==> flow/design.v <==
module reflex_core (
    input wire clk,                   
    input wire rst_n,                 
    input wire signed [15:0] z_pos,   
    input wire signed [15:0] z_vel,   
    input wire signed [15:0] kp_gain,
    input wire signed [15:0] kd_gain,
    input wire signed [15:0] vel_threshold,  
    output reg signed [15:0] u_out,   
    output reg guardian_active        
);
    reg signed [31:0] p_term;
    reg signed [31:0] d_term;
    reg signed [31:0] raw_sum;
    localparam signed [15:0] MAX_OUT = 16'd2000;   
    localparam signed [15:0] MIN_OUT = -16'd2000;  
    always @(posedge clk or negedge rst_n) begin
        if (!rst_n) begin
            u_out <= 16'd0;
            guardian_active <= 1'b0;
            p_term <= 32'd0;
            d_term <= 32'd0;
        end else begin
            if (($signed(z_vel) > $signed(vel_threshold)) || 
                ($signed(z_vel) < -$signed(vel_threshold))) begin
                guardian_active <= 1'b1;
                d_term <= z_vel * (kd_gain <<< 1); 
            end else begin
                guardian_active <= 1'b0;
                d_term <= z_vel * kd_gain;
            end
            p_term <= z_pos * kp_gain;  
            raw_sum = -(p_term + d_term); 
            if (raw_sum > MAX_OUT) 
                u_out <= MAX_OUT;
            else if (raw_sum < MIN_OUT) 
                u_out <= MIN_OUT;
            else
                u_out <= raw_sum[15:0];  
        end
    end
endmodule
clock: 6.4 ns
lec_check: 0
abc_area: 1
cap_margin: 20
core_margin: 2
core_utilization: 72
cts_cluster_diameter: 247
cts_cluster_size: 99
place_density: 0.39
slew_margin: 20
run.sh (not shown) runs the stock make flow with config.mk's settings and CLKGATE_MAP_FILE=.
The baseline aborted during global routing with GRT-0116.
Next try:
ABC_AREA = default   (was 1)
CORE_UTILIZATION = 40   (was 72)
CTS_CLUSTER_DIAMETER = default   (was 247)
CTS_CLUSTER_SIZE = default   (was 99)
PLACE_DENSITY = default   (was 0.39)
clock period = 8.0 ns   (was 6.4 ns; I/O delays follow)
- With this change the flow completed with no timing, DRC or antenna violations
- area after synthesis decreases by 5.7%
- die area increases by 68%
- synthesized cell count decreases by 21%

---

## delta
Starts from the design.v that is shown in full above.
clock: 4.52 ns
lec_check: 0
abc_area: 0
cap_margin: 20
core_aspect_ratio: 1.78
core_margin: 2
core_utilization: 72
cts_cluster_diameter: 53
hold_slack_margin: 0.15
max_routing_layer: met4
min_routing_layer: met1
place_density_lb_addon: 0.0
setup_slack_margin: 1.3
slew_margin: 20
tns_end_percent: 15
delta: it failed with a tool error in global routing, so there are no final results.
Input changes introduced in indigo (baseline for comparison: delta):
Settings: MIN_ROUTING_LAYER: met1 -> unset; TNS_END_PERCENT: 15 -> unset; HOLD_SLACK_MARGIN: 0.15 -> unset; SETUP_SLACK_MARGIN: 1.3 -> unset; MAX_ROUTING_LAYER: met4 -> unset; CORE_ASPECT_RATIO: 1.78 -> unset; PLACE_DENSITY_LB_ADDON: 0.0 -> unset; CTS_CLUSTER_SIZE: unset -> 99; CORE_UTILIZATION: 72 -> 52; ABC_AREA: 0 -> unset; CTS_CLUSTER_DIAMETER: 53 -> unset; the clock period (ns, I/O delays scaled along): 4.52 -> 5.93.
Findings:
- indigo had finished all stages when the layout checks came back failing, citing setup timing.
- For the final estimated routing congestion in global placement, indigo came in about 2.4% lower than delta did.
- indigo ends up with a count of standard-cell rows that is about 12% lower than in delta.
- On hold buffer count at cts, indigo and delta are basically level.
- Of indigo and delta, delta shows the lower post-CTS setup repair buffer count, with indigo above it.
For cedar, these inputs were changed with respect to indigo:
Settings: CTS_CLUSTER_SIZE removed (was 99); CORE_UTILIZATION changed from 52 to 66; the clock period (ns, I/O delays scaled along) changed from 5.93 to 6.32.
Notes after the runs:
Of indigo and cedar, the run reporting the lower design area was cedar. Changes observed in cedar relative to indigo: relative area change from synthesis to final layout has decreased. cedar: flow complete, layout not clean; failing: setup timing. Routed length on met3 (cedar over indigo): increase, about 30%.
diff inputs: cedar => pepper
Settings: changing CORE_UTILIZATION from 66 to 72; setting SETUP_SLACK_MARGIN to 1.85 for the first time.
Results
pepper: it failed with a tool error in global routing, so there are no final results. Changes observed in pepper relative to cedar: post-synthesis mux area share now sits at about the same level, number of gates given a new drive strength after cts went up by 19%. On placed instance area: between pepper and cedar, it ends up higher for pepper. Re number of placed instances, taps included: pepper is 46 down on cedar. Comparing pepper and cedar, overall chip area is higher on cedar.
For harbor, these inputs were changed with respect to pepper:
Settings: CORE_UTILIZATION: 72 -> 40; SETUP_SLACK_MARGIN: 1.85 -> unset; the clock period (ns, I/O delays scaled along): 6.32 -> 10.3.
## What came out
- From pepper to harbor the numbers moved as follows: number of rows in the core area up 24; core box area up about 80%.
- Post-synthesis chip area from yosys: pepper vs harbor identical
- Looking only at detailed placer's ending HPWL, and setting everything else aside, the lower value of pepper and harbor goes to harbor.
- The placer congestion estimate in harbor is 0.881 times that in pepper.
- Of pepper and harbor, the run reporting the lower core utilization at floorplan was harbor.
- Summary — post-detailed-placement cell area, harbor relative to pepper: lower, by 9.2%.
- Compared harbor against pepper; I/O pin count within noise.
- harbor: PASS, flow complete, no timing, DRC or antenna violations
- Status: pepper FAILED at global routing (tool error)
Here is what was changed in the inputs of lagoon compared with harbor.
Settings: CORE_UTILIZATION changed from 40 to 68; PLACE_DENSITY newly set to 0.41; CTS_CLUSTER_SIZE newly set to 99; the clock period (ns, I/O delays scaled along) changed from 10.3 to 6.72.
==> results <==
The layout from lagoon, despite a flow that completed every stage, fails the layout checks, with the failing checks listed as setup timing. Looking at critical path startpoint, the z_vel[1] result is from harbor; the kd_gain[1] one comes from lagoon. Die area: lagoon better than harbor. Count of fill cells added during filler insertion: lagoon vs harbor down 69%. Diff harbor -> lagoon: sequential cell area neither gained nor lost much.
